### flow/constraint.sdc
create_clock -name core_clock -period 5.65 [get_ports {clk}]
set_input_delay 1.1300 -clock core_clock [delete_from_list [all_inputs] [get_ports {clk}]]
set_output_delay 1.1300 -clock core_clock [all_outputs]
set_load 0.01 [all_outputs]
### flow/design.v
module ALU#(
  parameter WIDTH = 32
)(
  input [WIDTH - 1:0] a, b,
  input [2:0] m,
  output reg [WIDTH - 1:0] y,
  output reg cf, of, zf
);
  always @(*) begin
    case (m)
      3'b000: y = a + b;
      3'b001: y = a - b;
      3'b010: y = a & b;
      3'b011: y = a | b;
      3'b100: y = a ^ b;
      default: y = 0;
    endcase
  end
  always @(*) begin
    case ({m[0], a[WIDTH - 1], b[WIDTH - 1], y[WIDTH - 1]})
      4'b0111, 4'b0010, 4'b0100, 4'b1111, 4'b1001, 4'b1010: cf = 1;
      default: cf = 0;
    endcase
  end
  always @(*) begin
    case ({m[0], a[WIDTH - 1], b[WIDTH - 1], y[WIDTH - 1]})
      4'b0001, 4'b0110, 4'b1011, 4'b1100: of = 1;
      default: of = 0;
    endcase
  end
  always @(*) begin
    zf = ~(| y[0]);
  end
endmodule
module RegFile#(
  parameter WIDTH = 32
)(
  input clk, rst, we,
  input [4:0] ra0, ra1, wa,
  input [WIDTH - 1:0] wd,
  output reg [WIDTH - 1:0] rd0, rd1
);
  reg [WIDTH - 1:0] regvec[31:0];
  always @(*) begin
    rd0 = (we & (wa == ra0) & (| ra0)) ? wd : regvec[ra0];
    rd1 = (we & (wa == ra1) & (| ra1)) ? wd : regvec[ra1];
  end
  integer i;
  always @(posedge clk) begin
    if (rst) begin
      for (i = 0; i < 32; i = i + 1) begin
        regvec[i] <= 0;
      end
    end else begin
      if (we) begin
        if (wa != 0) begin
          regvec[wa] <= wd;
        end
      end
    end
  end
endmodule
module Ctl(
  input clk, rst,
  input [31:0] ins,
  output f_jmp, f_branch, f_rd, f_rw, f_m2r, f_mw, f_alus, f_aluo, f_choke
);
  wire [5:0] op;
  assign op = ins[31:26];
  wire [4:0] ra0;
  assign ra0 = ins[25:21];
  wire [4:0] ra1;
  assign ra1 = ins[20:16];
  reg [31:0] pre_ins;
  wire [5:0] pre_op;
  assign pre_op = pre_ins[31:26];
  wire [4:0] pre_wa;
  assign pre_wa = pre_ins[20:16];
  assign f_choke = (pre_op == 6'b000100) || (
    (pre_op == 6'b100011) && (| pre_wa) && (
      (
        (op != 6'b000010) && (ra0 == pre_wa)
      ) || (
        ((op == 6'b000000) || (op == 6'b000100) || (op == 6'b101011)) && (ra1 == pre_wa)
      )
    )
  );
  assign f_jmp = f_choke ? 0 : op == 6'b000010;
  always @(posedge clk) begin
    if (rst) begin
      pre_ins <= 0;
    end else begin
      pre_ins <= f_choke ? 0 : ins;
    end
  end
  reg ifid_branch, ifid_rd, ifid_rw, ifid_m2r, ifid_mw, ifid_alus, ifid_aluo;
  always @(posedge clk) begin
    if (f_choke || rst) begin
      ifid_branch <= 0;
      ifid_rw <= 0;
      ifid_m2r <= 0;
      ifid_mw <= 0;
      ifid_alus <= 0;
      ifid_aluo <= 0;
      ifid_rd <= 0;
    end else begin
      ifid_rw <= (op == 6'b000000) || (op == 6'b001000) || (op == 6'b100011);
      ifid_m2r <= op == 6'b100011;
      ifid_mw <= op == 6'b101011;
      ifid_alus <= (op == 6'b001000) || (op == 6'b100011) || (op == 6'b101011);
      ifid_aluo <= op == 6'b000100;
      ifid_branch <= op == 6'b000100;
      ifid_rd <= op == 6'b000000;
    end
  end
  assign f_rd = ifid_rd;
  assign f_branch = ifid_branch;
  reg idex_rw, idex_m2r, idex_mw, idex_alus, idex_aluo;
  always @(posedge clk) begin
    if (rst) begin
      idex_rw <= 0;
      idex_m2r <= 0;
      idex_mw <= 0;
      idex_alus <= 0;
      idex_aluo <= 0;
    end else begin
      idex_rw <= ifid_rw;
      idex_m2r <= ifid_m2r;
      idex_mw <= ifid_mw;
      idex_alus <= ifid_alus;
      idex_aluo <= ifid_aluo;
    end
  end
  assign f_alus = idex_alus;
  assign f_aluo = idex_aluo;
  reg exmem_rw, exmem_m2r, exmem_mw;
  always @(posedge clk) begin
    if (rst) begin
      exmem_rw <= 0;
      exmem_m2r <= 0;
      exmem_mw <= 0;
    end else begin
      exmem_rw <= idex_rw;
      exmem_m2r <= idex_m2r;
      exmem_mw <= idex_mw;
    end
  end
  assign f_mw = exmem_mw;
  reg memwb_rw, memwb_m2r;
  always @(posedge clk) begin
    if (rst) begin
      memwb_m2r <= 0;
      memwb_rw <= 0;
    end else begin
      memwb_m2r <= exmem_m2r;
      memwb_rw <= exmem_rw;
    end
  end
  assign f_m2r = memwb_m2r;
  assign f_rw = memwb_rw;
endmodule
module PipelineCPU(
  input clk, rst,
  output [8:0] imem_addr,
  input [31:0] imem_data,
  output [8:0] dmem_addr,
  output [31:0] dmem_wdata,
  output dmem_we,
  input [31:0] dmem_rdata
);
  wire [8:0] ins_a;
  wire [31:0] ins_spo;
  wire reg_we;
  wire [4:0] ra0, ra1, wa;
  wire [31:0] rd0, rd1, wd;
  RegFile#(.WIDTH(32)) reg_file(
    .clk(clk), .rst(rst), .we(reg_we), .ra0(ra0), .ra1(ra1), .wa(wa), .wd(wd),.rd0(rd0), .rd1(rd1));
  wire [31:0] a, b, y;
  wire [2:0] m;
  wire zf;
  ALU#(.WIDTH(32)) alu(.a(a), .b(b), .m(m), .y(y), .zf(zf));
  wire mem_we;
  wire [8:0] mem_a;
  wire [31:0] mem_d, mem_spo;
  assign imem_addr = ins_a;
  assign ins_spo = imem_data;
  assign dmem_addr = mem_a;
  assign dmem_wdata = mem_d;
  assign dmem_we = mem_we;
  assign mem_spo = dmem_rdata;
  wire [5:0] op;
  wire f_jmp, f_branch, f_rd, f_rw, f_m2r, f_mw, f_alus, f_aluo;
  wire f_choke;
  Ctl ctl(
    .clk(clk), .rst(rst), .ins(ins_spo),
    .f_jmp(f_jmp), .f_branch(f_branch), .f_rd(f_rd), .f_rw(f_rw),
    .f_m2r(f_m2r), .f_mw(f_mw), .f_alus(f_alus), .f_aluo(f_aluo),
    .f_choke(f_choke));
  reg [31:0] pc;
  assign ins_a = pc[10:0] >> 2;
  wire [31:0] npc_ser;
  assign npc_ser = pc + 4;
  wire [31:0] npc_j;
  assign npc_j = {npc_ser[31:28], ins_spo[25:0] << 2};
  assign op = ins_spo[31:26];
  reg [31:0] ifid_ins, ifid_npc_ser;
  reg ifid_valid;
  always @(posedge clk) begin
    if (rst) begin
      ifid_ins <= 0;
      ifid_valid <= 0;
    end else begin
      ifid_ins <= ins_spo;
      ifid_valid <= ~f_choke;
    end
    ifid_npc_ser <= npc_ser;
  end
  assign ra0 = ifid_ins[25:21];
  assign ra1 = ifid_ins[20:16];
  wire [4:0] wa_pre;
  assign wa_pre = f_rd ? ifid_ins[15:11] : ifid_ins[20:16];
  wire [31:0] imm;
  assign imm = {{16{ifid_ins[15]}}, ifid_ins[15:0]};
  wire w_ex2wb;
  assign w_ex2wb = ifid_valid && (((ifid_ins[31:26] == 6'b000000) && (| ifid_ins[15:11]))
    || ((ifid_ins[31:26] == 6'b001000) && (| ifid_ins[20:16])));
  wire w_mem2wb;
  assign w_mem2wb = ifid_valid && (ifid_ins[31:26] == 6'b100011) && (| ifid_ins[20:16]);
  reg [31:0] idex_rd0, idex_rd1, idex_imm, idex_npc_ser;
  reg [31:0] exmem_y;
  reg [4:0] idex_wa, exmem_wa;
  reg idex_w_ex2wb, exmem_w_ex2wb;
  reg idex_w_mem2wb, exmem_w_mem2wb;
  wire [31:0] rd0_bypass, rd1_bypass;
  assign rd0_bypass = (| ra0) ? (
    idex_w_ex2wb && (ra0 == idex_wa) ? y : (
      exmem_w_mem2wb && (ra0 == exmem_wa) ? mem_spo : (
        exmem_w_ex2wb && (ra0 == exmem_wa) ? exmem_y : rd0
      )
    )
  ) : 0;
  assign rd1_bypass = (| ra1) ? (
    idex_w_ex2wb && (ra1 == idex_wa) ? y : (
      exmem_w_mem2wb && (ra1 == exmem_wa) ? mem_spo : (
        exmem_w_ex2wb && (ra1 == exmem_wa) ? exmem_y : rd1
      )
    )
  ) : 0;
  wire [31:0] npc_beq;
  assign npc_beq = ifid_npc_ser + (imm << 2);
  wire beq_zf;
  assign beq_zf = rd0_bypass == rd1_bypass;
  wire [31:0] npc;
  assign npc = rst ? 0 : (
    f_jmp ? npc_j : (
      f_branch & beq_zf ? npc_beq : (
        f_choke ? pc : npc_ser
      )
    )
  );
  always @(posedge clk) begin
    idex_rd0 <= rd0_bypass;
    idex_rd1 <= rd1_bypass;
    idex_imm <= imm;
    idex_npc_ser <= ifid_npc_ser;
    idex_wa <= wa_pre;
    if (rst) begin
      idex_w_ex2wb <= 0;
      idex_w_mem2wb <= 0;
    end else begin
      idex_w_ex2wb <= w_ex2wb;
      idex_w_mem2wb <= w_mem2wb;
    end
  end
  assign a = idex_rd0;
  assign b = f_alus ? idex_imm : idex_rd1;
  assign m = f_aluo;
  always @(posedge clk) begin
    pc <= npc;
  end
  reg [31:0] exmem_mem_d;
  always @(posedge clk) begin
    exmem_y <= y;
    exmem_mem_d <= idex_rd1;
    exmem_wa <= idex_wa;
    if (rst) begin
      exmem_w_ex2wb <= 0;
      exmem_w_mem2wb <= 0;
    end else begin
      exmem_w_ex2wb <= idex_w_ex2wb;
      exmem_w_mem2wb <= idex_w_mem2wb;
    end
  end
  assign mem_a = exmem_y[10:0] >> 2;
  assign mem_d = exmem_mem_d;
  assign mem_we = f_mw;
  reg [31:0] memwb_mem_spo, memwb_y;
  reg [4:0] memwb_wa;
  always @(posedge clk) begin
    memwb_mem_spo <= mem_spo;
    memwb_y <= exmem_y;
    memwb_wa <= exmem_wa;
  end
  assign wa = memwb_wa;
  assign wd = f_m2r ? memwb_mem_spo : memwb_y;
  assign reg_we = f_rw;
endmodule
### flow/config.mk
export PLATFORM = sky130hd
export DESIGN_NAME = PipelineCPU
export DESIGN_NICKNAME = PipelineCPU
export VERILOG_FILES = /design/flow/design.v
export SDC_FILE = /design/flow/constraint.sdc
export NUM_CORES = 4
export LEC_CHECK = 0
export ABC_AREA = 0
export CAP_MARGIN = 20
export CORE_ASPECT_RATIO = 0.93
export CORE_MARGIN = 2
export CORE_UTILIZATION = 72
export CTS_CLUSTER_DIAMETER = 315
export CTS_CLUSTER_SIZE = 14
export GPL_ROUTABILITY_DRIVEN = 0
export GPL_TIMING_DRIVEN = 1
export MAX_ROUTING_LAYER = met5
export PLACE_DENSITY_LB_ADDON = 0.0
export SETUP_SLACK_MARGIN = 0.54
export SLEW_MARGIN = 20
export TNS_END_PERCENT = 5
### flow/run.sh
#!/bin/bash
# the make line also repeats each setting of config.mk as NAME=value (left out here)
make -C /OpenROAD-flow-scripts/flow DESIGN_CONFIG=/design/flow/config.mk WORK_HOME=/design/flow/orfs CLKGATE_MAP_FILE= finish
==> flow_summary.yaml, run 1 <==
# implementation run metrics
status:
  status: "finished with violations"
  so_faults: "setup timing"
synth:
  ys_warn_count: 4
  ys_area_um2: 67400
  top_cell: "nor2_1"
  syn_inst: 5390
  yosys-top-cells-area: "edfxtp_1, mux4_2, dfxtp_1"
  top_area_frac: 0.456
  synthDistinctLibCells: 97
  ys_cells: 5390
  common_cells: "nor2_1, edfxtp_1, mux4_2"
  xor_share: 0.0177
  async_reset_ff_frac: 0
  synth_flops: 1329
  ys_seq_share: 0.547
  ys_sh_simple: 0.119
  aoi_share: 0.0802
  adder_share: 0.00821
  edf_count: 1024
  synth_area_um2: 67400
  avgSynthCellArea_um2: 12.5
  yosysTopAreaCell: "edfxtp_1"
  ff_type: "edfxtp_1"
  netlist_logic_family_top: "multiplexers"
  ys_sh_mux: 0.189
placed_design:
  port_buffers: 116
  hpwl_mm: 167
  placed_area_um2: 72100
pwr:
  p_clk_frac: 0.280
  power.internal_mw: 16.6
  p_sw_mw: 7.90
  peakVddDrop_uv: 294
  pg_seq_mw: 11.8
  seq_power_share: 0.482
  power_mw: 24.5
  p_leak_nw: 27.4
  pwr.group.clock_mw: 6.86
  p_sw_frac: 0.323
  comb-power_mw: 5.83
  combPwrFrac: 0.238
  power_leader: "sequential cells"
  powerDensity_nw_per_um2: 325
timing:
  finalCritPeriodShare: 1.10
  tightest_slew_ps: 1180
  setup_viol: 9
  rsz0062_at_grt: "yes"
  period_minus_slack_ps: 6240
  slew_violations: 0
  fmax_mhz: 160
  skew_ps: 46.6
  hold_viol_final: 0
  fin_ws_ps: -586
  max-slew-margin-rel: 0.211
  hold_slack_ps: 359
hold_path:
  hold_path_class: "flop to flop"
  min_to: "exmem_mem_d[31]$_DFF_P_"
  holdPathStages: 0
  hold_path.startpoint: "idex_rd1[31]$_DFF_P_"
final_layout:
  nFillCells: 5268
  final_nets: 5721
  syn2layout_area_growth_pct: 11.9
  ff_latch_area_um2: 36900
  design_area_um2: 75400
  logic_area_um2: 28800
  final_util: 0.811
detailed_routing:
  wl_per_cell_um: 37.2
  vias_per_cell: 7.93
  firstDrtPassIters: 15
  vias: 54500
  drt_iter0_drc: 11600
  drc: 0
  wl_mm: 256
  ant_nets: 0
floorplan:
  ios: 117
  core_area_um2: 93000
  die_w_um: 321
  dieArea_um2: 96000
  die_h_um: 299
  rows: 108
  initCoreUtil: 0.725
setup_path:
  start_kind: "flop"
  reg2reg_depth: 32
  slowest_delay_ps: 380
  worstPathMaxFanout: 5
  path_buffers: 5
  worst-r2r-setup-slack_ps: -590
  cp_common_cell: "buf_4"
  cp.arrival_ps: 6890
  crit_slowest_cell: "dfxtp_4"
  critical_path_class: "flop to flop"
  end_kind: "flop"
  crit_required_ps: 6300
  rr_endpoint: "pc[9]$_SDFFE_PP0P_"
  cp_top_family: "simple AND/OR/NAND/NOR gates"
  rr_startpoint: "ctl.idex_alus$_SDFF_PP0_"
  cp.depth: 32
  critPathLaunch: "ctl.idex_alus$_SDFF_PP0_"
  crit_end: "pc[9]$_SDFFE_PP0P_"
clock_network:
  clk_path_buf_depth: 3
  htreeDepth: 3
  path_clk_slew_ps: 70
  cts_made_buffers: 104
  insertion_delay_ps: 760
  cts_sinks: 1329
  tritoncts: "yes"
  ctsRootBufferMaster: "clkbuf_16"
  ctsHoldBuffers: 0
job:
  warning_count: 29
  drv_cap: 0
global_route:
  gr-usage-all-layers: 0.532
  first_global_vias: 52100
  grt_first_pass_wirelength_mm: 359
  grt_antenna_before_repair: 17
  grt-ovfl-total: 0
  grt_max_degree: 55
-- per-layer routing --
layer | share of wire | wire length [µm] | global-route usage | vias to the layer above
li1 | - | - | - | 20700
met4 | 0.10 | 25700 | 0.394 | 14
met2 | 0.40 | 102000 | 0.706 | 6263
met5 | 0.00062 | 158 | 0.00691 | -
met3 | 0.20 | 50500 | 0.276 | 1815
met1 | 0.30 | 77600 | 0.664 | 25700
-- stage by stage --
stage	instances	worst slack (ps)	TNS (ps)
after floorplan	5421	-347	-2290
after global placement	6699	-255	-1590
final	6876	-586	-4750
after detailed placement	6699	-400	-2770
after CTS	6844	-354	-2420
after global routing	6861	-833	-7070
-- area by class of cell --
cell class	instances	area share
multi-input cells	3545	0.382
inverters	55	0.00274
clock inverters	2	0.000332
clock buffers	141	0.0375
well taps	1210	0.0201
repair buffers	577	0.0670
flip-flops and latches	1329	0.490
diodes	17	0.000564
-- what timing repair did --
item / CTS / global route
buffers inserted: 2 / 15
pin swaps: 2 / 24
setup endpoints to repair: 9 / 13
hold endpoints to repair: 0 / 0
resized: 2 / 33
==> inputs of run 2 (changes only) <==
ABC_AREA = not set   (was 0)
CORE_ASPECT_RATIO = not set   (was 0.93)
CORE_UTILIZATION = 70   (was 72)
CTS_CLUSTER_DIAMETER = 362   (was 315)
CTS_CLUSTER_SIZE = 21   (was 14)
GPL_ROUTABILITY_DRIVEN = not set   (was 0)
GPL_TIMING_DRIVEN = not set   (was 1)
MAX_ROUTING_LAYER = not set   (was met5)
SETUP_SLACK_MARGIN = 0.5   (was 0.54)
TNS_END_PERCENT = not set   (was 5)
clock period = 5.67 ns   (was 5.65 ns; I/O delays follow)
==> run 2 against run 1 <==
Maximum frequency increased by 5.5%. Clock power is 17% lower. Utilization shrank 2.5 points. Wire length grew 5.5%. Synthesized cell count unchanged. Combinational power rose by 0.7%. Count of clock-buffer cells in the layout fell by 44. Largest power group unchanged. Still fails the layout checks on setup timing. Sequential power about the same. Power shrank 4.7%. Die area increased by 2.8%. Synthesized area unchanged.
==> flow_summary.yaml, run 2 <==
# implementation run metrics
clock_network:
  ctsRootBufferMaster: "clkbuf_16"
  tritoncts: "yes"
  cts_sinks: 1329
  insertion_delay_ps: 720
  path_clk_slew_ps: 90
  cts_made_buffers: 73
  htreeDepth: 3
  clk_path_buf_depth: 3
timing:
  setup_viol: 9
  rsz0062_at_grt: "yes"
  tightest_slew_ps: 1310
  fin_ws_ps: -240
  period_minus_slack_ps: 5910
  fmax_mhz: 169
  slew_violations: 0
  max-slew-margin-rel: 0.127
  hold_viol_final: 0
  skew_ps: 42.8
  finalCritPeriodShare: 1.04
  setup_tns_ps: -1720
setup_path:
  end_kind: "flop"
  reg2reg_depth: 16
  cp_top_family: "AND-OR/OR-AND gates"
  crit_end: "pc[10]$_SDFFE_PP0P_"
  crit_chain: "buf_4, nor2b_1, a22oi_1, a21oi_1, o211ai_1, a31oi_1, xor2_1, a21oi_1, nand4_1, nor4_2, nand3_2, nor4b_4, buf_6, buf_12, mux2_4, a211oi_2"
  crit_required_ps: 6300
  critical_path_class: "flop to flop"
  critPathLaunch: "ifid_ins[18]$_SDFF_PP0_"
  crit_slowest_cell: "nor2b_1"
  worstPathMaxFanout: 28
  cp.depth: 16
  worst-r2r-setup-slack_ps: -240
  cp_common_cell: "a21oi_1"
  cp.arrival_ps: 6530
  path_buffers: 3
  slowest_delay_ps: 930
  rr_startpoint: "ifid_ins[18]$_SDFF_PP0_"
  rr_endpoint: "pc[10]$_SDFFE_PP0P_"
  start_kind: "flop"
synth:
  top_cell: "nor2_1"
  ys_seq_share: 0.547
  edf_count: 1024
  synth_area_um2: 67400
  ys_sh_mux: 0.189
  xor_share: 0.0177
  top_area_frac: 0.456
  ys_cells: 5390
  ff_type: "edfxtp_1"
  avgSynthCellArea_um2: 12.5
  syn_inst: 5390
  netlist_logic_family_top: "multiplexers"
  ys_sh_simple: 0.119
  synth_flops: 1329
  aoi_share: 0.0802
  common_cells: "nor2_1, edfxtp_1, mux4_2"
  adder_share: 0.00821
  yosysTopAreaCell: "edfxtp_1"
  yosys-top-cells-area: "edfxtp_1, mux4_2, dfxtp_1"
  ys_area_um2: 67400
  ys_warn_count: 4
  synthDistinctLibCells: 97
  async_reset_ff_frac: 0
job:
  warning_count: 36
  drv_cap: 0
detailed_routing:
  m1WireLength_mm: 81.8
  ant_nets: 0
  wl_met2_mm: 108
  firstDrtPassIters: 10
  wl_per_cell_um: 39.1
  drc: 0
  vias_per_cell: 7.99
  wl_met3_mm: 52.6
  drt_iter0_drc: 11500
  vias: 55200
  top_signal_layer_used: "met5"
  wl_mm: 270
pwr:
  seq_power_share: 0.504
  pg_seq_mw: 11.8
  p_sw_mw: 7.78
  power.internal_mw: 15.5
  p_clk_frac: 0.244
  combPwrFrac: 0.252
  p_sw_frac: 0.334
  pwr.group.clock_mw: 5.69
  powerDensity_nw_per_um2: 312
  p_leak_nw: 27.1
  power_leader: "sequential cells"
  comb-power_mw: 5.87
  peakVddDrop_uv: 336
floorplan:
  ios: 117
  rows: 113
  die_w_um: 314
  initCoreUtil: 0.708
  dieArea_um2: 98800
  core_area_um2: 95200
  die_h_um: 314
placed_design:
  port_buffers: 116
  dp_cells: 6754
  place_congestion: 1.06
  hpwl_mm: 176
hold_path:
  min_to: "idex_imm[10]$_DFF_P_"
  holdPathStages: 0
  hold_path.startpoint: "ifid_ins[10]$_SDFF_PP0_"
  hold_path_class: "flop to flop"
global_route:
  grt-ovfl-total: 0
  grt_max_degree: 122
  grt_first_pass_wirelength_mm: 374
  first_global_vias: 52400
  gr-usage-all-layers: 0.544
  grt_antenna_before_repair: 21
final_layout:
  final_util: 0.786
  syn2layout_area_growth_pct: 11.0
  final_nets: 5694
  final_cells: 6903
status:
  so_faults: "setup timing"
  status: "finished with violations"
[run 2: layout make-up]
type	instances	area, µm²
fillers	5541	20400
inverters	55	206
flip-flops and latches	1329	36900
well taps	1265	1580
repair buffers	581	5130
multi-input cells	3545	28900
clock buffers	97	1960
diodes	27	67.6
clock inverters	4	42.5
[run 2: through the flow]
step                      area (µm²)  setup WS (ps)  hold slack [ps]  power (mW)
after detailed placement       72200           -337              323        17.3
final                          74800           -240              337        23.3
after floorplan                67600           -327              310        14.8
after global placement         72200           -222              316        17.2
after global routing           74700           -512              344        23.6
after CTS                      74400           -194              341        22.8
[run 2: layer usage]
| metal | global-route usage | vias up |
|---|---|---|
| met2 | 0.739 | 6563 |
| met3 | 0.287 | 1837 |
| met1 | 0.661 | 26200 |
| met4 | 0.393 | 20 |
| met5 | 0.00580 | - |
| li1 | - | 20600 |
[run 2: repair_timing]
item                                    4_1_cts  5_1_grt
gates cloned                                  1        1
pin swaps                                     5       14
buffers inserted                             12        6
hold buffers                                  0        0
resized                                      14       42
endpoints found under the setup margin        9       10
==> inputs of run 3 (changes only) <==
CORE_UTILIZATION = 66   (was 70)
CTS_CLUSTER_DIAMETER = not set   (was 362)
CTS_CLUSTER_SIZE = 50   (was 21)
PLACE_DENSITY_LB_ADDON = not set   (was 0.0)
SETUP_SLACK_MARGIN = not set   (was 0.5)
clock period = 5.75 ns   (was 5.67 ns; I/O delays follow)
==> run 3 against run 2 <==
The layout still fails its checks (setup timing). Sequential power barely moved. Combinational power fell by 2%. Utilization fell by 2.7 points. Synthesized area did not move. Cell area rose by 2.9%. Flip-flop count did not move. Clock skew fell by 10 ps. Maximum frequency fell by 0.74%. Synthesized cell count did not move. Largest cell class unchanged.
==> flow_summary.yaml, run 3 <==
# implementation run metrics
clock_network:
  insertion_delay_ps: 790
  cts_sinks: 1329
  ctsRootBufferMaster: "clkbuf_16"
  path_clk_slew_ps: 60
  ctsHoldBuffers: 0
  cts_made_buffers: 140
  tritoncts: "yes"
  clk_path_buf_depth: 3
  htreeDepth: 4
pwr:
  p_clk_frac: 0.339
  power_leader: "sequential cells"
  peakVddDrop_uv: 327
  seq_power_share: 0.442
  pg_seq_mw: 11.6
  p_sw_mw: 8.30
  pwr.group.clock_mw: 8.91
  p_sw_frac: 0.316
  power.internal_mw: 18.0
  powerDensity_nw_per_um2: 341
  combPwrFrac: 0.219
  comb-power_mw: 5.74
  p_leak_nw: 28.0
setup_path:
  cp_top_family: "AND-OR/OR-AND gates"
  cp.depth: 27
  crit_end: "pc[2]$_SDFFE_PP0P_"
  start_kind: "flop"
  cp.arrival_ps: 6590
  path_buffers: 7
  cp_common_cell: "buf_4"
  rr_startpoint: "ctl.idex_alus$_SDFF_PP0_"
  end_kind: "flop"
  crit_slowest_cell: "a2111oi_0"
  worst-r2r-setup-slack_ps: -200
  critPathLaunch: "ctl.idex_alus$_SDFF_PP0_"
  crit_required_ps: 6390
  critical_path_class: "flop to flop"
  rr_endpoint: "pc[2]$_SDFFE_PP0P_"
  reg2reg_depth: 27
  slowest_delay_ps: 570
  worstPathMaxFanout: 4
synth:
  ys_seq_share: 0.547
  async_reset_ff_frac: 0
  adder_share: 0.00821
  ys_sh_mux: 0.189
  edf_count: 1024
  ys_sh_simple: 0.119
  ys_area_um2: 67400
  synthDistinctLibCells: 97
  xor_share: 0.0177
  synth_area_um2: 67400
  ys_warn_count: 4
  yosys-top-cells-area: "edfxtp_1, mux4_2, dfxtp_1"
  avgSynthCellArea_um2: 12.5
  netlist_logic_family_top: "multiplexers"
  synth_flops: 1329
  ys_cells: 5390
  common_cells: "nor2_1, edfxtp_1, mux4_2"
  top_area_frac: 0.456
  aoi_share: 0.0802
  syn_inst: 5390
  yosysTopAreaCell: "edfxtp_1"
  top_cell: "nor2_1"
  ff_type: "edfxtp_1"
final_layout:
  design_area_um2: 77000
  syn2layout_area_growth_pct: 14.2
  final_nets: 5698
  final_cells: 7080
detailed_routing:
  drc: 0
  top_signal_layer_used: "met5"
  vias_per_cell: 7.53
  firstDrtPassIters: 7
  wl_met2_mm: 109
  vias: 53300
  wl_mm: 262
  wl_per_cell_um: 37.1
  m1WireLength_mm: 82.9
  wl_met3_mm: 47.0
  drt_iter0_drc: 9773
  ant_nets: 0
timing:
  rsz0062_at_grt: "yes"
  max-slew-margin-rel: 0.154
  finalCritPeriodShare: 1.04
  hold_viol_final: 0
  slew_violations: 0
  fmax_mhz: 168
  period_minus_slack_ps: 5950
  skew_ps: 32.6
  fin_ws_ps: -204
  tightest_slew_ps: 1270
  setup_viol: 8
placed_design:
  hpwl_mm: 169
  place_ws_ps: -373
  placed_area_um2: 72000
  dp_cells: 6796
  port_buffers: 116
  place_congestion: 1.04
floorplan:
  rows: 117
  ios: 117
  die_w_um: 324
  core_area_um2: 101000
  dieArea_um2: 105000
  die_h_um: 324
  initCoreUtil: 0.664
hold_path:
  hold_path_class: "flop to flop"
  holdPathStages: 0
  hold_path.startpoint: "ifid_ins[9]$_SDFF_PP0_"
  min_to: "idex_imm[9]$_DFF_P_"
global_route:
  first_global_vias: 51200
  grt_antenna_before_repair: 17
  grt_first_pass_wirelength_mm: 366
  grt-ovfl-total: 0
  gr-usage-all-layers: 0.503
  grt_max_degree: 64
job:
  drv_cap: 0
  warning_count: 32
status:
  status: "finished with violations"
  so_faults: "setup timing"
==> run 3: repair_timing <==
action / CTS / global route
resized: 29 / 37
pin swaps: 23 / 20
buffers inserted: 12 / 5
endpoints found under the hold margin: 0 / 0
setup endpoints to repair: 9 / 9
cloned: 0 / 1
==> run 3: per-layer routing <==
layer	global-route usage	vias to the layer above
met2	0.704	5380
li1	-	20700
met5	0.0148	-
met3	0.230	1483
met4	0.344	14
met1	0.624	25700
==> run 3: area by class of cell <==
type	count	area, µm²
inverters	55	206
diodes	18	45.0
flip-flops and latches	1329	36900
multi-input cells	3545	29000
well taps	1368	1710
repair buffers	518	4750
clock inverters	67	591
clock buffers	180	3790
fillers	6403	24500
==> run 3: per-stage QoR <==
stage               setup TNS, ps  total power [mW]  hold WS (ps)   util
global placement            -1090              17.1           311  0.710
CTS                         -2120              25.9           328  0.756
finish                      -1350              26.3           325  0.759
floorplan                   -1390              14.6           310      -
global route                -3130              26.7           333  0.758
detailed placement          -2390              17.1           316  0.710
==> inputs of run 4 (changes only) <==
ABC_AREA = 0   (was not set)
CORE_ASPECT_RATIO = 0.93   (was not set)
CORE_MARGIN = 3   (was 2)
CORE_UTILIZATION = 70   (was 66)
CTS_CLUSTER_DIAMETER = 315   (was not set)
CTS_CLUSTER_SIZE = 14   (was 50)
GPL_TIMING_DRIVEN = 1   (was not set)
MAX_ROUTING_LAYER = met5   (was not set)
PLACE_DENSITY_LB_ADDON = 0.0   (was not set)
SETUP_SLACK_MARGIN = 0.92   (was not set)
SLEW_MARGIN = 30   (was 20)
clock period = 3.34 ns   (was 5.75 ns; I/O delays follow)
==> run 4 against run 3 <==
The run now fails in global routing. Die area fell by 4.4%. Synthesized cell count unchanged. Synthesized area stayed put.
==> flow_summary.yaml, run 4 <==
# generated from flow reports
status:
  status: "aborted with a tool error"
  stop_stage: "global routing"
synth:
  edf_count: 1024
  ff_type: "edfxtp_1"
  synthDistinctLibCells: 97
  aoi_share: 0.0802
  ys_seq_share: 0.547
  ys_warn_count: 4
  top_cell: "nor2_1"
  top_area_frac: 0.456
  xor_share: 0.0177
  yosysTopAreaCell: "edfxtp_1"
  netlist_logic_family_top: "multiplexers"
  ys_sh_mux: 0.189
  avgSynthCellArea_um2: 12.5
  ys_cells: 5390
  common_cells: "nor2_1, edfxtp_1, mux4_2"
  ys_area_um2: 67400
  async_reset_ff_frac: 0
  synth_flops: 1329
  adder_share: 0.00821
  ys_sh_simple: 0.119
  synth_area_um2: 67400
  yosys-top-cells-area: "edfxtp_1, mux4_2, dfxtp_1"
  syn_inst: 5390
floorplan:
  initCoreUtil: 0.708
  core_area_um2: 95200
  dieArea_um2: 100000
  rows: 109
  die_w_um: 328
  ios: 117
  die_h_um: 305
clock_network:
  ctsHoldBuffers: 0
  cts_sinks: 1329
  htreeDepth: 3
  ctsRootBufferMaster: "clkbuf_16"
  clk_path_buf_depth: 3
  cts_made_buffers: 104
placed_design:
  place_congestion: 1.06
  port_buffers: 116
  place_ws_ps: -2750
  hpwl_mm: 193
==> run 4: per-stage QoR <==
step	hold slack [ps]	total power, mW	instances	util	area, µm²
4_1_cts	216	43.1	7644	0.868	82600
3_3_place_gp	333	30.7	7455	0.823	78300
2_1_floorplan	310	25.3	5421	-	68000
3_5_place_dp	346	31.0	7455	0.823	78300
==> run 4: timing repair <==
item | CTS
gates resized | 227
endpoints found under the setup margin | 442
setup buffers | 45
pin swaps | 93
cloned | 1
==> inputs of run 5 (changes only) <==
ABC_AREA = not set   (was 0)
CELL_PAD_IN_SITES_DETAIL_PLACEMENT = 1   (was not set)
CORE_ASPECT_RATIO = not set   (was 0.93)
CORE_MARGIN = 2   (was 3)
CORE_UTILIZATION = 52   (was 70)
CTS_CLUSTER_DIAMETER = not set   (was 315)
CTS_CLUSTER_SIZE = 10   (was 14)
GPL_TIMING_DRIVEN = not set   (was 1)
MAX_ROUTING_LAYER = not set   (was met5)
MIN_ROUTING_LAYER = met2   (was not set)
PLACE_DENSITY_LB_ADDON = 0.23   (was 0.0)
SETUP_SLACK_MARGIN = not set   (was 0.92)
clock period = 9.35 ns   (was 3.34 ns; I/O delays follow)
==> run 5 against run 4 <==
The flow again stops in global routing. Die area grew 32%. Synthesized area did not move. Synthesized cell count stayed put.
==> flow_summary.yaml, run 5 <==
# generated from flow reports
synth:
  synth_flops: 1329
  synth_area_um2: 67400
  adder_share: 0.00821
  aoi_share: 0.0802
  ys_area_um2: 67400
  netlist_logic_family_top: "multiplexers"
  ys_cells: 5390
  xor_share: 0.0177
  async_reset_ff_frac: 0
  avgSynthCellArea_um2: 12.5
  top_cell: "nor2_1"
  ys_seq_share: 0.547
  yosysTopAreaCell: "edfxtp_1"
  top_area_frac: 0.456
  ff_type: "edfxtp_1"
  syn_inst: 5390
  common_cells: "nor2_1, edfxtp_1, mux4_2"
  ys_sh_simple: 0.119
  synthDistinctLibCells: 97
  ys_sh_mux: 0.189
  ys_warn_count: 4
  edf_count: 1024
  yosys-top-cells-area: "edfxtp_1, mux4_2, dfxtp_1"
clock_network:
  ctsResizeCount: 0
  ctsRootBufferMaster: "clkbuf_16"
  cts_setup_buffers: 0
  cts_sinks: 1329
  cts_made_buffers: 156
  clk_path_buf_depth: 3
  ctsHoldBuffers: 0
  htreeDepth: 4
floorplan:
  dieArea_um2: 132000
  ios: 117
  core_area_um2: 129000
  rows: 132
  die_w_um: 364
  initCoreUtil: 0.522
  die_h_um: 364
placed_design:
  port_buffers: 116
  place_congestion: 1.02
  dp_cells: 6977
  hpwl_mm: 204
  place_ws_ps: 2040
global_route:
  grt-ovfl-total: 2
  gr-usage-all-layers: 0.776
status:
  first-error: "[ERROR GRT-0116] Global routing finished with congestion. Check the congestion regions in the DRC Viewer."
  status: "aborted with a tool error"
  stop_stage: "global routing"
==> run 5: layer usage <==
metal / GRT overflow / global-route usage
met4: 0 / 0.598
met3: 1 / 0.865
met2: 1 / 0.804
met5: 0 / 0.655
met1: - / -
==> run 5: through the flow <==
| step | area [µm²] | utilization |
|---|---|---|
| 2_1_floorplan | 67500 | - |
| 3_3_place_gp | 70600 | 0.547 |
| 3_5_place_dp | 70900 | 0.549 |
| 4_1_cts | 75300 | 0.584 |
==> inputs of run 6 (changes only) <==
ABC_AREA = 0   (was not set)
CELL_PAD_IN_SITES_DETAIL_PLACEMENT = not set   (was 1)
CELL_PAD_IN_SITES_GLOBAL_PLACEMENT = 1   (was not set)
CORE_ASPECT_RATIO = 0.93   (was not set)
CORE_MARGIN = 3   (was 2)
CORE_UTILIZATION = 64   (was 52)
CTS_CLUSTER_DIAMETER = 315   (was not set)
CTS_CLUSTER_SIZE = 90   (was 10)
GPL_TIMING_DRIVEN = 0   (was not set)
HOLD_SLACK_MARGIN = -0.1   (was not set)
MAX_ROUTING_LAYER = met5   (was not set)
PLACE_DENSITY_LB_ADDON = not set   (was 0.23)
SETUP_SLACK_MARGIN = 0.92   (was not set)
clock period = 8.31 ns   (was 9.35 ns; I/O delays follow)
==> run 6 against run 5 <==
The run again fails in global routing. Die area down 18%. Synthesized area stayed put. Synthesized cell count unchanged.
==> flow_summary.yaml, run 6 <==
# generated from flow reports
status:
  status: "aborted with a tool error"
  stop_stage: "global routing"
  first-error: "[ERROR GRT-0116] Global routing finished with congestion. Check the congestion regions in the DRC Viewer."
clock_network:
  cts_made_buffers: 18
  ctsRootBufferMaster: "clkbuf_16"
  htreeDepth: 1
  ctsHoldBuffers: 0
  cts_sinks: 1329
  clk_path_buf_depth: 3
placed_design:
  hpwl_mm: 235
  place_congestion: 1.55
  dp_cells: 6950
  port_buffers: 115
  placed_area_um2: 71300
floorplan:
  rows: 114
  die_h_um: 319
  initCoreUtil: 0.647
  ios: 117
  core_area_um2: 104000
  dieArea_um2: 109000
  die_w_um: 342
synth:
  common_cells: "nor2_1, edfxtp_1, mux4_2"
  synth_flops: 1329
  ys_warn_count: 4
  synthDistinctLibCells: 97
  aoi_share: 0.0802
  edf_count: 1024
  ys_sh_mux: 0.189
  avgSynthCellArea_um2: 12.5
  adder_share: 0.00821
  ys_seq_share: 0.547
  xor_share: 0.0177
  ys_area_um2: 67400
  syn_inst: 5390
  top_area_frac: 0.456
  synth_area_um2: 67400
  netlist_logic_family_top: "multiplexers"
  yosysTopAreaCell: "edfxtp_1"
  ff_type: "edfxtp_1"
  top_cell: "nor2_1"
  yosys-top-cells-area: "edfxtp_1, mux4_2, dfxtp_1"
  async_reset_ff_frac: 0
  ys_cells: 5390
  ys_sh_simple: 0.119
global_route:
  grt-ovfl-total: 4199
  gr-usage-all-layers: 0.974
## run 6: metal layers
layer / track usage / GRT overflow
met1: - / -
met3: 1.10 / 2591
met2: 0.951 / 860
met5: 0.970 / 277
met4: 0.832 / 471
## run 6: through the flow
step           setup slack [ps]  utilization
2_1_floorplan              1010            -
4_1_cts                     924        0.694
3_3_place_gp              -3130        0.676
3_5_place_dp              -2740        0.685
## run 6: repair_timing
action,CTS
cloned,0
pin swaps,13
endpoints found under the setup margin,69
setup buffers,16
resized,65
==> inputs of run 7 (changes only) <==
ABC_AREA = not set   (was 0)
CELL_PAD_IN_SITES_GLOBAL_PLACEMENT = not set   (was 1)
CORE_ASPECT_RATIO = not set   (was 0.93)
CORE_MARGIN = 2   (was 3)
CORE_UTILIZATION = 70   (was 64)
CTS_CLUSTER_DIAMETER = 362   (was 315)
CTS_CLUSTER_SIZE = 21   (was 90)
GPL_TIMING_DRIVEN = not set   (was 0)
HOLD_SLACK_MARGIN = not set   (was -0.1)
MAX_ROUTING_LAYER = not set   (was met5)
MIN_ROUTING_LAYER = not set   (was met2)
PLACE_DENSITY_LB_ADDON = 0.0   (was not set)
SETUP_SLACK_MARGIN = 1.63   (was 0.92)
SLEW_MARGIN = 20   (was 30)
TNS_END_PERCENT = 5   (was not set)
clock period = 5.67 ns   (was 8.31 ns; I/O delays follow)
==> run 7 against run 6 <==
The layout now fails its checks (setup timing). Synthesized cell count stayed put. Die area decreased by 9.6%. Synthesized area unchanged.
==> flow_summary.yaml, run 7 <==
# implementation run metrics
global_route:
  first_global_vias: 53100
  grt_antenna_before_repair: 32
  grt_first_pass_wirelength_mm: 373
  grt-ovfl-total: 0
  gr-usage-all-layers: 0.540
  grt_max_degree: 109
detailed_routing:
  top_signal_layer_used: "met5"
  drc: 0
  wl_met3_mm: 53.8
  wl_per_cell_um: 39.0
  vias: 55100
  wl_mm: 268
  ant_nets: 0
  m1WireLength_mm: 80.3
  vias_per_cell: 8.01
  wl_met2_mm: 107
  firstDrtPassIters: 12
  drt_iter0_drc: 12100
clock_network:
  path_clk_slew_ps: 90
  cts_sinks: 1329
  tritoncts: "yes"
  insertion_delay_ps: 720
  ctsHoldBuffers: 0
  ctsRootBufferMaster: "clkbuf_16"
  htreeDepth: 3
  cts_made_buffers: 73
  clk_path_buf_depth: 3
synth:
  ys_sh_simple: 0.119
  avgSynthCellArea_um2: 12.5
  edf_count: 1024
  ys_seq_share: 0.547
  top_area_frac: 0.456
  yosysTopAreaCell: "edfxtp_1"
  top_cell: "nor2_1"
  common_cells: "nor2_1, edfxtp_1, mux4_2"
  netlist_logic_family_top: "multiplexers"
  syn_inst: 5390
  xor_share: 0.0177
  synthDistinctLibCells: 97
  yosys-top-cells-area: "edfxtp_1, mux4_2, dfxtp_1"
  async_reset_ff_frac: 0
  ys_sh_mux: 0.189
  synth_flops: 1329
  ff_type: "edfxtp_1"
  adder_share: 0.00821
  synth_area_um2: 67400
  ys_warn_count: 4
  ys_cells: 5390
  ys_area_um2: 67400
  aoi_share: 0.0802
setup_path:
  cp_top_family: "AND-OR/OR-AND gates"
  crit_slowest_cell: "a21oi_1"
  end_kind: "flop"
  cp.arrival_ps: 6640
  slowest_delay_ps: 1000
  crit_required_ps: 6240
  worstPathMaxFanout: 19
  cp.depth: 18
  path_buffers: 4
  crit_chain: "and3b_1, a22oi_1, o211ai_1, a21oi_1, o21ai_0, buf_4, a311o_1, a211o_1, nand4_1, nand3_1, nor4_2, nand3_2, nor4b_4, buf_6, buf_12, buf_16, mux2i_2, a211oi_2"
  crit_end: "pc[2]$_SDFFE_PP0P_"
  critPathLaunch: "ifid_ins[20]$_SDFF_PP0_"
  rr_endpoint: "pc[2]$_SDFFE_PP0P_"
  critical_path_class: "flop to flop"
  start_kind: "flop"
  reg2reg_depth: 18
  worst-r2r-setup-slack_ps: -400
  rr_startpoint: "ifid_ins[20]$_SDFF_PP0_"
pwr:
  powerDensity_nw_per_um2: 312
  power.internal_mw: 15.7
  p_clk_frac: 0.243
  pwr.group.clock_mw: 5.72
  combPwrFrac: 0.257
  peakVddDrop_uv: 346
  seq_power_share: 0.500
  comb-power_mw: 6.05
  p_sw_mw: 7.85
  power_mw: 23.5
  p_sw_frac: 0.334
  pg_seq_mw: 11.8
  power_leader: "sequential cells"
  p_leak_nw: 27.3
final_layout:
  final_nets: 5690
  nFillCells: 5448
  logic_area_um2: 29200
  ff_latch_area_um2: 36900
  syn2layout_area_growth_pct: 11.8
  final_util: 0.791
timing:
  setup_viol: 9
  max-slew-margin-rel: 0.164
  hold_viol_final: 0
  period_minus_slack_ps: 6070
  skew_ps: 29.7
  slew_violations: 0
  fmax_mhz: 165
  rsz0062_at_grt: "yes"
  fin_ws_ps: -397
  finalCritPeriodShare: 1.07
  tightest_slew_ps: 1250
floorplan:
  die_w_um: 314
  rows: 113
  core_area_um2: 95200
  initCoreUtil: 0.708
  ios: 117
  dieArea_um2: 98800
  die_h_um: 314
placed_design:
  place_congestion: 1.03
  port_buffers: 116
  hpwl_mm: 175
hold_path:
  holdPathStages: 0
  hold_path_class: "flop to flop"
  min_to: "idex_imm[9]$_DFF_P_"
  hold_path.startpoint: "ifid_ins[9]$_SDFF_PP0_"
job:
  warning_count: 33
  drv_cap: 0
status:
  so_faults: "setup timing"
  status: "finished with violations"
## run 7: per-stage QoR
step	TNS (ps)	worst slack, ps	cells	cell area [µm²]	hold slack [ps]
global placement	-3210	-435	6743	72300	315
finish	-3130	-397	6878	75300	335
global route	-3840	-468	6874	75300	343
CTS	-1720	-230	6865	74800	335
detailed placement	-4730	-604	6743	72300	315
floorplan	-2110	-327	5421	67600	310
## run 7: area by class of cell
class | count | share of cell area
clock buffers | 97 | 0.0263
diodes | 5 | 0.000166
inverters | 55 | 0.00274
well taps | 1265 | 0.0210
flip-flops and latches | 1329 | 0.490
multi-input cells | 3545 | 0.388
repair buffers | 577 | 0.0710
clock inverters | 5 | 0.00108
## run 7: repair_timing
item                       CTS  global route
setup endpoints to repair   45            55
gates cloned                 2             1
setup buffers               18             7
pin swaps                   33            65
resized                     50            78
## run 7: layer usage
metal,vias up,GRT usage
met5,-,0
met4,39,0.391
met3,1938,0.279
met2,6584,0.731
met1,26000,0.664
li1,20500,-
==> inputs of run 8 (changes only) <==
ABC_AREA = 0   (was not set)
CORE_ASPECT_RATIO = 0.93   (was not set)
CORE_UTILIZATION = 68   (was 70)
CTS_CLUSTER_DIAMETER = 315   (was 362)
CTS_CLUSTER_SIZE = not set   (was 21)
GPL_TIMING_DRIVEN = 1   (was not set)
MAX_ROUTING_LAYER = met5   (was not set)
PLACE_DENSITY_LB_ADDON = not set   (was 0.0)
SETUP_SLACK_MARGIN = 0.92   (was 1.63)
SLEW_MARGIN = 30   (was 20)
TNS_END_PERCENT = not set   (was 5)
clock period = 10.9 ns   (was 5.67 ns; I/O delays follow)
==> run 8 against run 7 <==
The run now finishes clean. Maximum frequency is 19% lower. Flip-flop count stayed put. Non-clock buffer count is 292 lower. Worst setup slack better by 3800 ps. Largest power group unchanged. Global-route usage is 3.0 points lower. Synthesized area stayed put. Wire length is 3.8% lower. First-iteration DRC count is 1.3% lower. Clock skew is 6.9 ps lower. Sequential share of layout area is 0.43 points higher. Critical path depth is 9 higher.
==> flow_summary.yaml, run 8 <==
# implementation run metrics
synth:
  syn_inst: 5390
  synth_area_um2: 67400
  ys_warn_count: 4
  ys_cells: 5390
  synth_flops: 1329
  yosys-top-cells-area: "edfxtp_1, mux4_2, dfxtp_1"
  ys_seq_share: 0.547
  ys_sh_mux: 0.189
  common_cells: "nor2_1, edfxtp_1, mux4_2"
  edf_count: 1024
  ys_area_um2: 67400
  async_reset_ff_frac: 0
  avgSynthCellArea_um2: 12.5
  synthDistinctLibCells: 97
  ys_sh_simple: 0.119
  top_cell: "nor2_1"
  xor_share: 0.0177
  ff_type: "edfxtp_1"
  yosysTopAreaCell: "edfxtp_1"
  aoi_share: 0.0802
  netlist_logic_family_top: "multiplexers"
  adder_share: 0.00821
  top_area_frac: 0.456
setup_path:
  path_buffers: 2
  crit_slowest_cell: "o41ai_1"
  cp_top_family: "AND-OR/OR-AND gates"
  rr_endpoint: "pc[10]$_SDFFE_PP0P_"
  cp.arrival_ps: 8210
  crit_end: "pc[10]$_SDFFE_PP0P_"
  slowest_delay_ps: 680
  cp.depth: 27
  critPathLaunch: "ctl.idex_alus$_SDFF_PP0_"
  worst-r2r-setup-slack_ps: 3380
  end_kind: "flop"
  worstPathMaxFanout: 75
  crit_required_ps: 11590
  reg2reg_depth: 27
  start_kind: "flop"
  rr_startpoint: "ctl.idex_alus$_SDFF_PP0_"
  critical_path_class: "flop to flop"
pwr:
  powerDensity_nw_per_um2: 184
  p_sw_mw: 4.30
  comb-power_mw: 2.85
  pwr.group.clock_mw: 4.79
  seq_power_share: 0.444
  pg_seq_mw: 6.11
  power.internal_mw: 9.46
  p_clk_frac: 0.348
  combPwrFrac: 0.207
  p_leak_nw: 26.8
  p_sw_frac: 0.313
  peakVddDrop_uv: 164
  power_mw: 13.8
  power_leader: "sequential cells"
clock_network:
  cts_sinks: 1329
  ctsResizeCount: 0
  htreeDepth: 4
  insertion_delay_ps: 780
  cts_setup_buffers: 0
  ctsHoldBuffers: 0
  cts_made_buffers: 139
  clk_path_buf_depth: 3
  ctsRootBufferMaster: "clkbuf_16"
  tritoncts: "yes"
  path_clk_slew_ps: 60
detailed_routing:
  vias: 52900
  vias_per_cell: 7.80
  wl_per_cell_um: 38.0
  drc: 0
  drt_iter0_drc: 12000
  ant_nets: 0
  firstDrtPassIters: 12
  wl_mm: 258
hold_path:
  min_to: "memwb_y[13]$_DFF_P_"
  hold_path_class: "flop to flop"
  hold_path.startpoint: "exmem_y[13]$_DFF_P_"
  holdPathStages: 0
floorplan:
  die_h_um: 308
  rows: 111
  dieArea_um2: 102000
  core_area_um2: 98300
  initCoreUtil: 0.685
  die_w_um: 330
  ios: 117
job:
  drv_cap: 0
  warning_count: 29
timing:
  rsz0062_at_grt: "no"
  max-slew-margin-rel: 0.169
  fmax_mhz: 133
  slew_violations: 0
  tightest_slew_ps: 1240
  setup_tns_ps: 0
  hold_viol_final: 0
  setup_viol: 0
  finalCritPeriodShare: 0.690
  period_minus_slack_ps: 7520
  skew_ps: 22.8
global_route:
  grt_first_pass_wirelength_mm: 360
  first_global_vias: 50400
  gr-usage-all-layers: 0.510
  grt-ovfl-total: 0
  grt_max_degree: 92
  grt_antenna_before_repair: 14
placed_design:
  hpwl_mm: 155
  port_buffers: 116
  place_congestion: 1.01
final_layout:
  syn2layout_area_growth_pct: 10.8
  final_nets: 5464
  nFillCells: 6205
status:
  status: "timing/DRC/antenna clean"
==> run 8: routing by layer <==
metal	routed length, µm	up-vias	share of wire	track usage
li1	-	20200	-	-
met1	82000	25300	0.32	0.663
met2	104000	6035	0.40	0.681
met3	49500	1347	0.19	0.239
met4	22400	18	0.087	0.344
met5	168	-	0.00065	0.000483
==> run 8: final cells by class <==
| class | count | area [µm²] | area share |
|---|---|---|---|
| Clock inverter | 67 | 617 | 0.00826 |
| Sequential cell | 1329 | 36900 | 0.494 |
| Antenna cell | 6 | 15.0 | 0.000201 |
| Inverter | 55 | 206 | 0.00277 |
| Timing Repair Buffer | 285 | 2670 | 0.0357 |
| Multi-Input combinational cell | 3545 | 28700 | 0.384 |
| Tap cell | 1299 | 1630 | 0.0218 |
| Clock buffer | 190 | 3920 | 0.0525 |
==> run 8: metrics by stage <==
stage	instance area [µm²]	std cells	hold slack, ps	utilization	worst slack [ps]
floorplan	67500	5421	310	-	3600
global placement	69800	6498	348	0.710	3700
detailed placement	70000	6511	353	0.712	3650
CTS	74500	6768	350	0.758	3600
global route	74600	6770	357	0.759	2710
finish	74600	6776	350	0.759	3380
==> inputs of run 9 (changes only) <==
ABC_AREA = not set   (was 0)
CORE_ASPECT_RATIO = not set   (was 0.93)
CORE_UTILIZATION = 40   (was 68)
CTS_CLUSTER_DIAMETER = not set   (was 315)
GPL_TIMING_DRIVEN = not set   (was 1)
MAX_ROUTING_LAYER = not set   (was met5)
SETUP_SLACK_MARGIN = 0.4   (was 0.92)
SLEW_MARGIN = 20   (was 30)
clock period = 5.33 ns   (was 10.9 ns; I/O delays follow)
==> run 9 against run 8 <==
Via count decreased by 0.11%. First-iteration DRC count fell by 27%. Clock skew up 15 ps. Cell area increased by 7.8%. Worst setup slack worse by 4000 ps. Power up 110%. Synthesized cell count unchanged. Worst hold slack lost 18 ps. Combinational power is 140% higher. Final cell count is 21% higher. Now fails the layout checks on setup timing. Die area grew 69%. Sequential power up 100%.
==> flow_summary.yaml, run 9 <==
# implementation run metrics
synth:
  async_reset_ff_frac: 0
  synthDistinctLibCells: 97
  ys_warn_count: 4
  ys_seq_share: 0.547
  ys_sh_mux: 0.189
  avgSynthCellArea_um2: 12.5
  synth_area_um2: 67400
  ys_cells: 5390
  syn_inst: 5390
  top_cell: "nor2_1"
  ys_area_um2: 67400
  aoi_share: 0.0802
  top_area_frac: 0.456
  yosysTopAreaCell: "edfxtp_1"
  edf_count: 1024
  ys_sh_simple: 0.119
  synth_flops: 1329
  adder_share: 0.00821
  common_cells: "nor2_1, edfxtp_1, mux4_2"
  xor_share: 0.0177
  netlist_logic_family_top: "multiplexers"
  ff_type: "edfxtp_1"
  yosys-top-cells-area: "edfxtp_1, mux4_2, dfxtp_1"
clock_network:
  ctsRootBufferMaster: "clkbuf_16"
  clk_path_buf_depth: 3
  cts_sinks: 1329
  ctsHoldBuffers: 0
  cts_made_buffers: 147
  path_clk_slew_ps: 60
  tritoncts: "yes"
  htreeDepth: 4
  insertion_delay_ps: 830
timing:
  period_minus_slack_ps: 5920
  hold_viol_final: 0
  finalCritPeriodShare: 1.11
  max-slew-margin-rel: 0.238
  skew_ps: 38.0
  fin_ws_ps: -589
  rsz0062_at_grt: "yes"
  tightest_slew_ps: 1130
  hold_slack_ps: 332
  slew_violations: 0
  fmax_mhz: 169
  setup_viol: 9
setup_path:
  cp_top_family: "AND-OR/OR-AND gates"
  crit_end: "pc[6]$_SDFFE_PP0P_"
  slowest_delay_ps: 400
  crit_required_ps: 6020
  end_kind: "flop"
  path_buffers: 6
  critPathLaunch: "ctl.idex_alus$_SDFF_PP0_"
  cp.arrival_ps: 6610
  cp.depth: 32
  cp_common_cell: "buf_4"
  worstPathMaxFanout: 4
  worst-r2r-setup-slack_ps: -590
  critical_path_class: "flop to flop"
  reg2reg_depth: 32
  rr_endpoint: "pc[6]$_SDFFE_PP0P_"
  start_kind: "flop"
  rr_startpoint: "ctl.idex_alus$_SDFF_PP0_"
  crit_slowest_cell: "dfxtp_4"
pwr:
  pwr.group.clock_mw: 10.2
  power_mw: 29.4
  peakVddDrop_uv: 357
  comb-power_mw: 6.77
  seq_power_share: 0.423
  power_leader: "sequential cells"
  combPwrFrac: 0.230
  power.internal_mw: 20.0
  p_sw_frac: 0.322
  p_sw_mw: 9.48
  p_clk_frac: 0.347
  p_leak_nw: 29.5
  powerDensity_nw_per_um2: 366
  pg_seq_mw: 12.5
detailed_routing:
  vias: 52800
  firstDrtPassIters: 9
  vias_per_cell: 6.46
  drc: 0
  drt_iter0_drc: 8692
  wl_per_cell_um: 34.6
  wl_mm: 283
  ant_nets: 0
job:
  warning_count: 30
  drv_cap: 0
final_layout:
  ff_latch_area_um2: 36900
  final_nets: 5960
  logic_area_um2: 29000
  final_util: 0.481
  syn2layout_area_growth_pct: 19.4
  nFillCells: 14700
floorplan:
  core_area_um2: 167000
  rows: 150
  die_w_um: 414
  dieArea_um2: 172000
  die_h_um: 414
  initCoreUtil: 0.403
  ios: 117
global_route:
  grt-ovfl-total: 0
  grt_max_degree: 66
  grt_antenna_before_repair: 18
  gr-usage-all-layers: 0.322
  first_global_vias: 51300
  grt_first_pass_wirelength_mm: 393
placed_design:
  hpwl_mm: 189
  place_ws_ps: -932
  place_congestion: 0.991
  port_buffers: 116
hold_path:
  hold_path.startpoint: "ifid_ins[9]$_SDFF_PP0_"
  holdPathStages: 0
  min_to: "idex_imm[9]$_DFF_P_"
  hold_path_class: "flop to flop"
status:
  so_faults: "setup timing"
  status: "finished with violations"
## run 9: what timing repair did
| action | in CTS | in global routing |
|---|---|---|
| setup buffers | 13 | 4 |
| setup endpoints to repair | 11 | 11 |
| gates cloned | 2 | 0 |
| pin swaps | 27 | 26 |
| resized | 37 | 32 |
## run 9: metrics by stage
step                TNS, ps  instances  area [µm²]
floorplan             -5170       5421       67600
global placement      -6360       7887       75200
detailed placement    -7680       7887       75200
CTS                   -5170       8167       80200
global route          -7570       8174       80500
finish                -4790       8178       80500
## run 9: per-layer routing
layer | GRT usage | routed length [µm]
met2 | 0.465 | 121000
met5 | 0.0100 | 333
met3 | 0.103 | 38900
met4 | 0.180 | 18000
met1 | 0.427 | 105000
## run 9: final cells by class
| class | count | area share |
|---|---|---|
| Multi-Input combinational cell | 3545 | 0.360 |
| Tap cell | 2204 | 0.0343 |
| Clock buffer | 176 | 0.0481 |
| Timing Repair Buffer | 773 | 0.0854 |
| Clock inverter | 89 | 0.0106 |
| Inverter | 55 | 0.00257 |
| Antenna cell | 7 | 0.000218 |
| Sequential cell | 1329 | 0.459 |
==> inputs of run 10 (changes only) <==
CORE_UTILIZATION = 59   (was 40)
SETUP_SLACK_MARGIN = not set   (was 0.4)
clock period = 3.34 ns   (was 5.33 ns; I/O delays follow)
==> run 10 against run 9 <==
The layout still fails its checks (setup timing). Cell area is 5.3% higher. Synthesized cell count unchanged. Clock skew down 13 ps. Synthesized area unchanged. Combinational power increased by 86%. Clock power grew 54%. Wire length decreased by 2.5%. Critical path depth is 2 lower. Worst hold slack gained 1.0 ps. Power is 63% higher. Worst setup slack lost 2100 ps. Via count grew 5.5%.
==> flow_summary.yaml, run 10 <==
# implementation run metrics
synth:
  xor_share: 0.0177
  edf_count: 1024
  top_area_frac: 0.456
  synth_flops: 1329
  ys_warn_count: 4
  synthDistinctLibCells: 97
  avgSynthCellArea_um2: 12.5
  yosysTopAreaCell: "edfxtp_1"
  ys_cells: 5390
  ys_area_um2: 67400
  ys_seq_share: 0.547
  adder_share: 0.00821
  async_reset_ff_frac: 0
  ff_type: "edfxtp_1"
  netlist_logic_family_top: "multiplexers"
  ys_sh_mux: 0.189
  syn_inst: 5390
  top_cell: "nor2_1"
  common_cells: "nor2_1, edfxtp_1, mux4_2"
  aoi_share: 0.0802
  ys_sh_simple: 0.119
  yosys-top-cells-area: "edfxtp_1, mux4_2, dfxtp_1"
  synth_area_um2: 67400
final_layout:
  final_cells: 8010
  syn2layout_area_growth_pct: 25.7
  logic_area_um2: 29700
  final_nets: 6500
  nFillCells: 7512
  ff_latch_area_um2: 36900
clock_network:
  clk_path_buf_depth: 3
  cts_sinks: 1329
  htreeDepth: 4
  path_clk_slew_ps: 60
  cts_made_buffers: 144
  tritoncts: "yes"
  ctsRootBufferMaster: "clkbuf_16"
  insertion_delay_ps: 780
detailed_routing:
  ant_nets: 0
  vias_per_cell: 6.96
  wl_mm: 276
  wl_per_cell_um: 34.4
  vias: 55700
  drc: 0
  drt_iter0_drc: 9612
  firstDrtPassIters: 6
setup_path:
  end_kind: "flop"
  cp_top_family: "AND-OR/OR-AND gates"
  critical_path_class: "flop to flop"
  cp.arrival_ps: 6690
  slowest_delay_ps: 380
  cp.depth: 30
  path_buffers: 5
  rr_endpoint: "pc[10]$_SDFFE_PP0P_"
  crit_slowest_cell: "dfxtp_4"
  worstPathMaxFanout: 8
  start_kind: "flop"
  reg2reg_depth: 30
  worst-r2r-setup-slack_ps: -2650
  rr_startpoint: "ctl.idex_alus$_SDFF_PP0_"
  crit_required_ps: 4040
  critPathLaunch: "ctl.idex_alus$_SDFF_PP0_"
  crit_end: "pc[10]$_SDFFE_PP0P_"
global_route:
  grt_max_degree: 52
  gr-usage-all-layers: 0.470
  grt_first_pass_wirelength_mm: 386
  grt-ovfl-total: 0
  grt_antenna_before_repair: 15
  first_global_vias: 54400
pwr:
  comb-power_mw: 12.6
  seq_power_share: 0.411
  p_sw_mw: 15.2
  powerDensity_nw_per_um2: 567
  combPwrFrac: 0.262
  pg_seq_mw: 19.8
  peakVddDrop_uv: 549
  power_mw: 48.1
  p_clk_frac: 0.327
  power_leader: "sequential cells"
  power.internal_mw: 32.9
  p_sw_frac: 0.316
  p_leak_nw: 32.4
  pwr.group.clock_mw: 15.7
timing:
  skew_ps: 25.4
  hold_slack_ps: 333
  rsz0062_at_grt: "yes"
  setup_viol: 75
  max-slew-margin-rel: 0.176
  period_minus_slack_ps: 5990
  slew_violations: 0
  setup_tns_ps: -63970
  tightest_slew_ps: 1230
  finalCritPeriodShare: 1.79
  fmax_mhz: 167
  hold_viol_final: 0
  fin_ws_ps: -2650
placed_design:
  place_ws_ps: -2630
  port_buffers: 116
  hpwl_mm: 190
  place_congestion: 1.05
  dp_cells: 7686
floorplan:
  dieArea_um2: 117000
  ios: 117
  rows: 123
  die_w_um: 342
  die_h_um: 342
  core_area_um2: 113000
  initCoreUtil: 0.597
hold_path:
  hold_path_class: "input port to flop"
  holdPathStages: 3
  hold_path.startpoint: "rst"
  min_to: "idex_w_mem2wb$_SDFF_PP0_"
status:
  status: "finished with violations"
  so_faults: "setup timing"
job:
  drv_cap: 0
  warning_count: 32
[run 10: per-stage QoR]
stage                     instance area [µm²]  utilization
after floorplan                         67800            -
after global placement                  78600        0.696
after detailed placement                78600        0.696
after CTS                               84100        0.744
after global routing                    84700        0.750
final                                   84700        0.750
[run 10: what timing repair did]
item | CTS | global route
hold buffers | 0 | 0
cloned | 1 | 0
gates resized | 122 | 103
endpoints found under the setup margin | 69 | 78
setup buffers | 34 | 34
pin swaps | 59 | 56
[run 10: layer usage]
layer  global-route usage  up-vias  routed length (µm)
li1                     -    22300                   -
met1                0.601    27100               91000
met2                0.674     5055              117000
met3                0.168     1244               44000
met4                0.318       20               23300
met5              0.00572        -                 208
[run 10: layout make-up]
class	count	area share
repair buffers	1316	0.135
multi-input cells	3545	0.351
inverters	55	0.00244
clock inverters	70	0.00743
clock buffers	190	0.0463
diodes	5	0.000148
well taps	1500	0.0222
flip-flops and latches	1329	0.436
==> inputs of run 11 (changes only) <==
ABC_AREA = 0   (was not set)
CELL_PAD_IN_SITES_GLOBAL_PLACEMENT = 1   (was not set)
CORE_ASPECT_RATIO = 0.93   (was not set)
CORE_MARGIN = 7   (was 2)
CORE_UTILIZATION = 61   (was 59)
CTS_CLUSTER_DIAMETER = 315   (was not set)
CTS_CLUSTER_SIZE = 90   (was not set)
GPL_TIMING_DRIVEN = 0   (was not set)
HOLD_SLACK_MARGIN = -0.1   (was not set)
MAX_ROUTING_LAYER = met5   (was not set)
MIN_ROUTING_LAYER = met2   (was not set)
SETUP_SLACK_MARGIN = 0.92   (was not set)
SLEW_MARGIN = 30   (was 20)
clock period = 8.31 ns   (was 3.34 ns; I/O delays follow)
==> run 11 against run 10 <==
The run now fails in global routing. Synthesized cell count unchanged. Die area increased by 2.6%. Synthesized area unchanged.
==> flow_summary.yaml, run 11 <==
# generated from flow reports
clock_network:
  cts_sinks: 1329
  ctsHoldBuffers: 0
  clk_path_buf_depth: 3
  htreeDepth: 1
  ctsRootBufferMaster: "clkbuf_16"
  cts_made_buffers: 18
synth:
  yosysTopAreaCell: "edfxtp_1"
  ys_sh_simple: 0.119
  synthDistinctLibCells: 97
  xor_share: 0.0177
  ys_cells: 5390
  yosys-top-cells-area: "edfxtp_1, mux4_2, dfxtp_1"
  ys_seq_share: 0.547
  common_cells: "nor2_1, edfxtp_1, mux4_2"
  top_cell: "nor2_1"
  syn_inst: 5390
  ys_area_um2: 67400
  edf_count: 1024
  synth_flops: 1329
  ff_type: "edfxtp_1"
  top_area_frac: 0.456
  async_reset_ff_frac: 0
  netlist_logic_family_top: "multiplexers"
  synth_area_um2: 67400
  ys_warn_count: 4
  adder_share: 0.00821
  avgSynthCellArea_um2: 12.5
  ys_sh_mux: 0.189
  aoi_share: 0.0802
placed_design:
  place_congestion: 1.63
  hpwl_mm: 240
  dp_cells: 6993
  port_buffers: 115
  placed_area_um2: 71500
  place_ws_ps: -2860
floorplan:
  dieArea_um2: 120000
  core_area_um2: 110000
  initCoreUtil: 0.615
  die_h_um: 335
  ios: 117
  rows: 117
  die_w_um: 359
status:
  stop_stage: "global routing"
  status: "aborted with a tool error"
  first-error: "[ERROR GRT-0116] Global routing finished with congestion. Check the congestion regions in the DRC Viewer."
global_route:
  gr-usage-all-layers: 0.924
  grt-ovfl-total: 2997
-- run 11: timing repair --
item                       4_1_cts
setup endpoints to repair       72
setup buffers                   18
gates resized                   69
pin swaps                       11
-- run 11: per-layer routing --
metal	global-route usage	GRT overflow
met2	0.912	538
met3	1.03	1908
met4	0.791	326
met1	-	-
met5	0.889	225
Power and IR drop assume default switching activity.
